Design battle_ship, start of the top module:
module battle_ship(
      input wire clk,			 
      input wire clr,
      input wire btnU,
      input wire btnD,
      input wire btnR,
      input wire btnL,
      input wire sel,
	    input sw,
      output wire [2:0] red,	 
      output wire [2:0] green,   
      output wire [1:0] blue,	     
      output wire [3:0] an,
      output wire [7:0] seg,
      output wire hsync,		 
      output wire vsync			 
	);
	wire clock_4Hz = clk;
	wire clock_25Mhz = clk;
	wire turn;
	wire phase;
  wire finish;
	wire [27: 0] pships;
	wire [27: 0] cships;
  wire [27: 0] c_curr_guess;
  wire [27: 0] p_curr_guess;
	assign cships = 28'b1000000100010000000000010000;
	wire db_btnR;
	wire db_btnL;
	wire db_btnU;
	wire db_btnD;
	wire db_btnSel;
	wire db_btnRst;
	debouncer db_r(
    .clk (clock_4Hz),
		.rst (clr),
    .btn_in (btnR),
    .btn_out (db_btnR)
	);
	debouncer db_l(
		.clk (clock_4Hz),
		.rst (clr),
		.btn_in (btnL),
		.btn_out (db_btnL)
	);
	debouncer db_u(
		.clk (clock_4Hz),
		.rst (clr),
		.btn_in (btnU),
		.btn_out (db_btnU)
	);
	debouncer db_d(
		.clk (clock_4Hz),
		.rst (clr),
		.btn_in (btnD),
		.btn_out (db_btnD)
	);
	debouncer db_sel(
		.clk (clock_4Hz),
		.rst (clr),
		.btn_in (sel),
		.btn_out (db_btnSel)
	);
	assign db_btnRst = clr;
	wire [27:0] cguess;
	wire [27:0] pguess;
	vga640x480 myDisplay(
		.clk(clock_25Mhz),
		.rst(clr),
		.phase(phase),
    .finish (finish),
		.cships(cships),
		.pships(pships),
		.hsync(hsync),
		.vsync(vsync),
		.cguess(cguess),
		.pguess(pguess),
		.red(red),
		.green(green),
		.blue(blue)
	);
	select_phase confirm_select(
		.clk (clock_4Hz),
		.rst (clr),
		.sel (db_btnSel),
		.seg (seg),
		.an (an),
  ...
For scale: roughly 240 flip-flops, ~30 I/O pins, ~14000 µm² of cells after synthesis.
export LEC_CHECK = 0
export ABC_AREA = 1
export CAP_MARGIN = 20
export CORE_MARGIN = 2
export CORE_UTILIZATION = 64
export PLACE_DENSITY_LB_ADDON = 0.08
export SLEW_MARGIN = 20
export TNS_END_PERCENT = 15
create_clock -name core_clock -period 7.0 [get_ports {clk}]
run.sh (not shown) runs the stock make flow with config.mk's settings and CLKGATE_MAP_FILE=.
==> next run, changes <==
--- a/flow/config.mk
+++ b/flow/config.mk
@@ -9,6 +9,4 @@
 export CAP_MARGIN = 20
 export CORE_MARGIN = 2
-export CORE_UTILIZATION = 64
-export PLACE_DENSITY_LB_ADDON = 0.08
+export CORE_UTILIZATION = 72
 export SLEW_MARGIN = 20
-export TNS_END_PERCENT = 15
==> flow/constraint.sdc (replaced) <==
create_clock -name core_clock -period 4.46 [get_ports {clk}]
set_input_delay 0.8920 -clock core_clock [delete_from_list [all_inputs] [get_ports {clk}]]
set_output_delay 0.8920 -clock core_clock [all_outputs]
set_load 0.01 [all_outputs]
- The new run never finished: it broke off in 5_1_grt
- area after synthesis stays the same
- die size shrinks by 11%
- synthesized cell count is unchanged


== oak ==
Starting RTL as in the previous note.
Design battle_ship, start of the top module:
module battle_ship(
      input wire clk,			 
      input wire clr,
      input wire btnU,
      input wire btnD,
      input wire btnR,
      input wire btnL,
      input wire sel,
	    input sw,
      output wire [2:0] red,	 
      output wire [2:0] green,   
      output wire [1:0] blue,	     
      output wire [3:0] an,
      output wire [7:0] seg,
      output wire hsync,		 
      output wire vsync			 
	);
Settings: LEC_CHECK=0, CAP_MARGIN=20, CELL_PAD_IN_SITES_DETAIL_PLACEMENT=2, CELL_PAD_IN_SITES_GLOBAL_PLACEMENT=1, CORE_ASPECT_RATIO=1.69, CORE_MARGIN=4, CORE_UTILIZATION=61, CTS_CLUSTER_DIAMETER=130, CTS_CLUSTER_SIZE=23, GPL_ROUTABILITY_DRIVEN=1, GPL_TIMING_DRIVEN=0, MAX_ROUTING_LAYER=met4, PLACE_DENSITY_LB_ADDON=0.14, SETUP_SLACK_MARGIN=0.22, SLEW_MARGIN=20, TNS_END_PERCENT=5; clock period 3.47 ns.
Tool error FLW-0024 stopped oak during global placement without I/O (3_1_place_gp_skip_io); no final results.
Setup changes, oak to pine
Settings: a change of CORE_ASPECT_RATIO from 1.69 to 1.64; a deleted CTS_CLUSTER_DIAMETER that had been 130; a change of TNS_END_PERCENT from 5 to 85; a change of SETUP_SLACK_MARGIN from 0.22 to -0.0; a change of CORE_MARGIN from 4 to 2; a deleted MAX_ROUTING_LAYER that had been met4; a deleted GPL_ROUTABILITY_DRIVEN that had been 1; a deleted GPL_TIMING_DRIVEN that had been 0; a deleted CELL_PAD_IN_SITES_DETAIL_PLACEMENT that had been 2; a change of the clock period (ns, I/O delays scaled along) from 3.47 to 6.4.
Notes after the runs:
Compared with oak, in pine area after synthesis flat; synthesized-area fraction occupied by adder cells flat; synthesis area per yosys flat. Placeable core region: pine vs oak — no meaningful difference. Delta (pine minus oak): die boundary width decreased 2.2 um; synthesized cell count closely matched the old numbers; effective utilization at floorplan has remained practically unchanged; die extent in y now sits lower. Total cells reported by yosys after synthesis of pine is on par with oak. pine ends up with a number of rows in the core area that is 1 lower than in oak. Chip footprint, pine and oak, lower one = pine. pine reached the final stage; the timing, design-rule and antenna checks on its layout passed.
For birch, these inputs were changed with respect to pine:
Settings: SETUP_SLACK_MARGIN: -0.0 -> unset; CELL_PAD_IN_SITES_GLOBAL_PLACEMENT: 1 -> unset; PLACE_DENSITY_LB_ADDON: 0.14 -> unset; CORE_ASPECT_RATIO: 1.64 -> unset; TNS_END_PERCENT: 85 -> unset; CTS_CLUSTER_SIZE: 23 -> unset; CORE_UTILIZATION: 61 -> 40; the clock period (ns, I/O delays scaled along): 6.4 -> 4.75.
## What came out
- Sort birch and pine by number of clock buffers inserted by TritonCTS, descending, and birch comes first.
- Number of antenna violations at the first check in global routing ended up 1 lower on birch than on pine.
- Going from pine to birch, clock buffer count in the final layout increased 9; number of inserted filler cells in the final layout rose 78%.


Starting RTL as in the previous note.
clock: 4.84 ns
lec_check: 0
abc_area: 0
cap_margin: 25
core_aspect_ratio: 1.85
core_margin: 2
core_utilization: 25
cts_cluster_size: 58
gpl_routability_driven: 0
gpl_timing_driven: 1
place_density_lb_addon: 0.3
slew_margin: 20
tns_end_percent: 70
Edit:
ABC_AREA = unset   (was 0)
CAP_MARGIN = 20   (was 25)
CORE_ASPECT_RATIO = unset   (was 1.85)
CORE_UTILIZATION = 63   (was 25)
CTS_CLUSTER_SIZE = unset   (was 58)
GPL_ROUTABILITY_DRIVEN = unset   (was 0)
GPL_TIMING_DRIVEN = unset   (was 1)
PLACE_DENSITY_LB_ADDON = unset   (was 0.3)
TNS_END_PERCENT = unset   (was 70)
clock period = 3.97 ns   (was 4.84 ns; I/O delays follow)
=> The new run ran to the end with no violations; die area came out lower by 60%; critical path depth rose by 4; final area is higher by 0.74%; clock skew shrinks by 6.6 ps; setup slack loses 170 ps; non-clock buffer count is higher by 70; total power goes up by 23%.
Edit:
CORE_UTILIZATION = 54   (was 63)
CTS_CLUSTER_SIZE = 61   (was unset)
clock period = 5.4 ns   (was 3.97 ns; I/O delays follow)
The new run ran to the end with no violations.
Setup slack gets better by 890 ps.
Synthesized area stays the same.
Die size rises by 16%.
Total power is lower by 29%.
Register-to-register slack improved by 890 ps.
First-iteration DRC count decreases by 18%.
Fmax fell by 12%.
Clock power is lower by 28%.
Final area decreases by 5.2%.
Synthesized cell count is unchanged.
Critical path depth is unchanged.


Starting RTL as in the previous note.
Settings: LEC_CHECK=0, CAP_MARGIN=20, CORE_MARGIN=2, CORE_UTILIZATION=68, CTS_CLUSTER_DIAMETER=30, SLEW_MARGIN=20; clock period 3.24 ns.
The baseline died in global routing.
Change:
Settings changed: CTS_CLUSTER_DIAMETER 30 to not set, SETUP_SLACK_MARGIN set to -0.22.
Clock period 3.24 ns to 3.32 ns, I/O delays scaled along.
Result:
- This time the run finished but fails on setup timing
- synthesized area does not change
- die size is unchanged
- synthesized cell count is unchanged
Change:
Settings changed: CORE_UTILIZATION 68 to 27, SETUP_SLACK_MARGIN -0.22 to not set.
Clock period 3.32 ns to 4.75 ns, I/O delays scaled along.
The changed run completed without violations.
Final area fell by 9.5%.
Register-to-register slack improved by 890 ps.
Routed wire length fell by about 5.4%.
Clock-buffer cell count rose by 6.
Change:
Settings changed: ABC_AREA set to 1, CORE_UTILIZATION 27 to 72.
Clock period 4.75 ns to 6.63 ns, I/O delays scaled along.
=> Via count increases by about 3.4%. Power is lower by about 27%. Hold slack stays flat. Clock-buffer cell count shrinks by 3. Worst setup slack gains 190 ps. First-iteration DRC count climbs by about 30%. Cell count came out lower by about 2.7%. Routed wire length went down by about 19%.
Change:
Settings changed: PLACE_DENSITY set to 0.42, TNS_END_PERCENT set to 15.
Clock period 6.63 ns to 11.4 ns, I/O delays scaled along.
Outcome: The new run completed with no timing, DRC or antenna violations. Power shrinks by about 43%. Clock-buffer cell count shrinks by 3. Design area barely changes. Setup slack improves by 4500 ps. Cell count is about the same. Via count does not change. Area after synthesis stays the same. Wire length shrinks by 1.4%. Clock power shrinks by about 43%. Hold slack improves by 17 ps.


== quartz ==
Starting RTL as in the previous note.
clock: 3.85 ns
lec_check: 0
cap_margin: 20
cell_pad_in_sites_global_placement: 0
core_aspect_ratio: 1.64
core_margin: 2
core_utilization: 70
cts_cluster_diameter: 29
cts_cluster_size: 100
place_density_lb_addon: 0.14
setup_slack_margin: 1.12
slew_margin: 20
tns_end_percent: 85
FAIL quartz @ global routing (5_1_grt): tool exited with error
### quartz -> sierra
==> flow/config.mk <==
export PLATFORM = sky130hd
export DESIGN_NAME = battle_ship
export DESIGN_NICKNAME = battle_ship
export VERILOG_FILES = /design/flow/design.v
export SDC_FILE = /design/flow/constraint.sdc
export NUM_CORES = 4
export LEC_CHECK = 0
export CAP_MARGIN = 20
export CORE_MARGIN = 2
export CORE_UTILIZATION = 70
export CTS_CLUSTER_SIZE = 32
export SLEW_MARGIN = 20
==> flow/constraint.sdc <==
create_clock -name core_clock -period 8.68 [get_ports {clk}]
set_input_delay 1.7360 -clock core_clock [delete_from_list [all_inputs] [get_ports {clk}]]
set_output_delay 1.7360 -clock core_clock [all_outputs]
set_load 0.01 [all_outputs]
- sierra completed every stage of the flow, and the final layout passed the timing, design-rule and antenna checks.
- From quartz to sierra the numbers moved as follows: cell area after placement lower; level count of the clock H-tree saw a decrease; starting density of the core now larger.
- Between quartz and sierra, the portion of the post-synthesis area used by sequential elements figures differ only marginally.
- Die span in y went down by more than 10% going from quartz to sierra.
- On number of post-CTS setup repair buffers, the lower figure sits with sierra, not quartz.
- Status: area of the chip parity (quartz, sierra)
- sierra: post-DP HPWL about 10% below quartz
#### Input delta (fjord over sierra)
-- flow/config.mk --
<<< sierra, line 9
export CORE_MARGIN = 2
export CORE_UTILIZATION = 70
export CTS_CLUSTER_SIZE = 32
export SLEW_MARGIN = 20
>>> fjord, line 9
export CORE_MARGIN = 2
export CORE_UTILIZATION = 40
export SLEW_MARGIN = 20
==> flow/constraint.sdc <==
create_clock -name core_clock -period 3.92 [get_ports {clk}]
set_input_delay 0.7840 -clock core_clock [delete_from_list [all_inputs] [get_ports {clk}]]
set_output_delay 0.7840 -clock core_clock [all_outputs]
set_load 0.01 [all_outputs]
==> results <==
From sierra to fjord the numbers moved as follows: buffer share of cell area climbed 6.1 points, signed area change from the synthesized netlist to the final layout climbed 10 points.
fjord against sierra: fraction of area in multi-input gates moved down; design area now sits higher; area of the die increased by about 70% relative to the old numbers.
For filler cell count in the final layout, dividing the value from fjord by the value from sierra gives 2.7.
Worst slack after detailed placement on fjord is behind sierra.


Setup of north:
battle_ship again, from the RTL that the note above started with.
Settings: LEC_CHECK=0, CAP_MARGIN=20, CELL_PAD_IN_SITES_DETAIL_PLACEMENT=1, CELL_PAD_IN_SITES_GLOBAL_PLACEMENT=1, CORE_ASPECT_RATIO=1.69, CORE_MARGIN=4, CORE_UTILIZATION=61, CTS_CLUSTER_DIAMETER=130, CTS_CLUSTER_SIZE=76, GPL_ROUTABILITY_DRIVEN=1, GPL_TIMING_DRIVEN=0, MAX_ROUTING_LAYER=met4, PLACE_DENSITY_LB_ADDON=0.14, SETUP_SLACK_MARGIN=0.22, SLEW_MARGIN=20, TNS_END_PERCENT=5; clock period 8.27 ns.
north failed in global placement (3_3_place_gp) with FLW-0024.
Inputs modified between north and east:
- CORE_MARGIN now 2, was 4
- GPL_ROUTABILITY_DRIVEN no longer set, was 1
- CORE_UTILIZATION now 40, was 61
- PLACE_DENSITY_LB_ADDON no longer set, was 0.14
- TNS_END_PERCENT no longer set, was 5
- CORE_ASPECT_RATIO no longer set, was 1.69
- CTS_CLUSTER_DIAMETER no longer set, was 130
- SETUP_SLACK_MARGIN no longer set, was 0.22
- MAX_ROUTING_LAYER no longer set, was met4
- CELL_PAD_IN_SITES_DETAIL_PLACEMENT no longer set, was 1
- GPL_TIMING_DRIVEN no longer set, was 0
- CELL_PAD_IN_SITES_GLOBAL_PLACEMENT no longer set, was 1
- CTS_CLUSTER_SIZE no longer set, was 76
- the clock period (ns, I/O delays scaled along) now 10.0, was 8.27
[summary]
Apart from north, each of north and east ends the flow with a layout that passes the timing, design-rule and antenna checks. The log for north ends in global placement (3_3_place_gp) with error FLW-0024, so the run never completed. Between north and east, the difference in synthesis-stage register bit count is negligible. Adder-cell share of the synthesized area: east vs north, no meaningful difference. For portion of the post-synthesis area used by sequential elements, east and north come out practically identical. Die area on east is behind north. Area of the mapped netlist: east vs north identical. Reported for north and east, post-synth area from yosys stat turned out identical to the last digit. Share of the core filled by cells before placement sits lower in east than in north. Die outline width (east over north): increase, about 53%. Higher core region area among north and east: east. Row count in east is 3 lower than in north. In east the floorplan die height turned out about 7% lower than in north.


Starting RTL as in the previous note.
Settings: LEC_CHECK=0, ABC_AREA=1, CAP_MARGIN=20, CORE_MARGIN=2, CORE_UTILIZATION=66, SETUP_SLACK_MARGIN=0.84, SLEW_MARGIN=20; clock period 3.25 ns.
The first run ended with an error in clock tree synthesis (4_1_cts) with DPL-0038.
Then changed:
Settings changed: CTS_CLUSTER_DIAMETER from default to 257, SETUP_SLACK_MARGIN 0.84 to default.
Clock period 3.25 ns to 2.81 ns, I/O delays scaled along.
- The new run failed in global routing (5_1_grt) on GRT-0116
- die area stays the same
- synthesized area is unchanged
- synthesized cell count stays the same
Then changed:
Settings changed: ABC_AREA 1 to default, CORE_UTILIZATION 66 to 59, CTS_CLUSTER_DIAMETER 257 to default.
Clock period 2.81 ns to 5.4 ns, I/O delays scaled along.
This time the run went through all stages and came out clean.
Die size grows by 12%.
Area after synthesis stays flat.
Synthesized cell count shrinks by 16%.


== job 6670 ==
battle_ship again, from the RTL that the note above started with.
Settings: LEC_CHECK=0, ABC_AREA=1, CAP_MARGIN=20, CORE_MARGIN=2, CORE_UTILIZATION=72, CTS_CLUSTER_SIZE=100, SLEW_MARGIN=20, TNS_END_PERCENT=10; clock period 5.25 ns.
Job 6670: complete, dirty (negative setup slack)
Edits applied to the flow inputs when going from job 6670 to job 7792:
Settings: PLACE_DENSITY_LB_ADDON: unset -> 0.25; TNS_END_PERCENT: 10 -> unset; CTS_CLUSTER_SIZE: 100 -> unset; ABC_AREA: 1 -> unset; the clock period (ns, I/O delays scaled along): 5.25 -> 3.9.
--- outcome ---
- Between job 7792 and job 6670, the count of flip-flops with a built-in enable after synthesis figures differ only marginally.
- Diff job 6670 -> job 7792: met3 usage now larger; switching share of power moved down; clock period minus final worst setup slack saw a decrease.
- Job 7792 -> stages 100% | layout checks FAIL | negative setup slack
- In the reports for job 7792 and job 6670, the larger remaining max-slew budget at the tightest pin belongs to job 6670.
- For die height, job 7792 and job 6670 come out practically identical.
- Measured against job 7792, the total chip power of job 6670 comes out at 0.72 times the reference value.
- NOTE total via count after detailed routing job 6670->job 7792 increased by a few percent
- Diff job 6670 -> job 7792: detailed-router iteration count before antenna repair lower, number of gates on the worst path with buffers counted lower, first-iteration DRC count higher.
Here is what was changed in the inputs of job 7871 compared with job 7792.
Settings: PLACE_DENSITY_LB_ADDON no longer set, was 0.25; CORE_UTILIZATION now 33, was 72; the clock period (ns, I/O delays scaled along) now 13.4, was 3.9.
==> comparison <==
Having completed the whole flow, job 7871 delivered a layout that passed the timing, design-rule and antenna checks.
Job 7871 does better than job 7792 on worst setup timing slack at the placement stage.
Yosys chip area: job 7792 vs job 7871, no meaningful difference
Of job 7871 and job 7792, the higher placeable core area belongs to job 7871.
The lower register-to-register setup slack of job 7871 and job 7792 is in job 7792.
Per the comparison of job 7871 with job 7792, worst setup slack went up; core utilization before placement decreased 40 points; via count dropped 2483.
Power figures rest on the tool's default switching activity, not on a simulated workload.
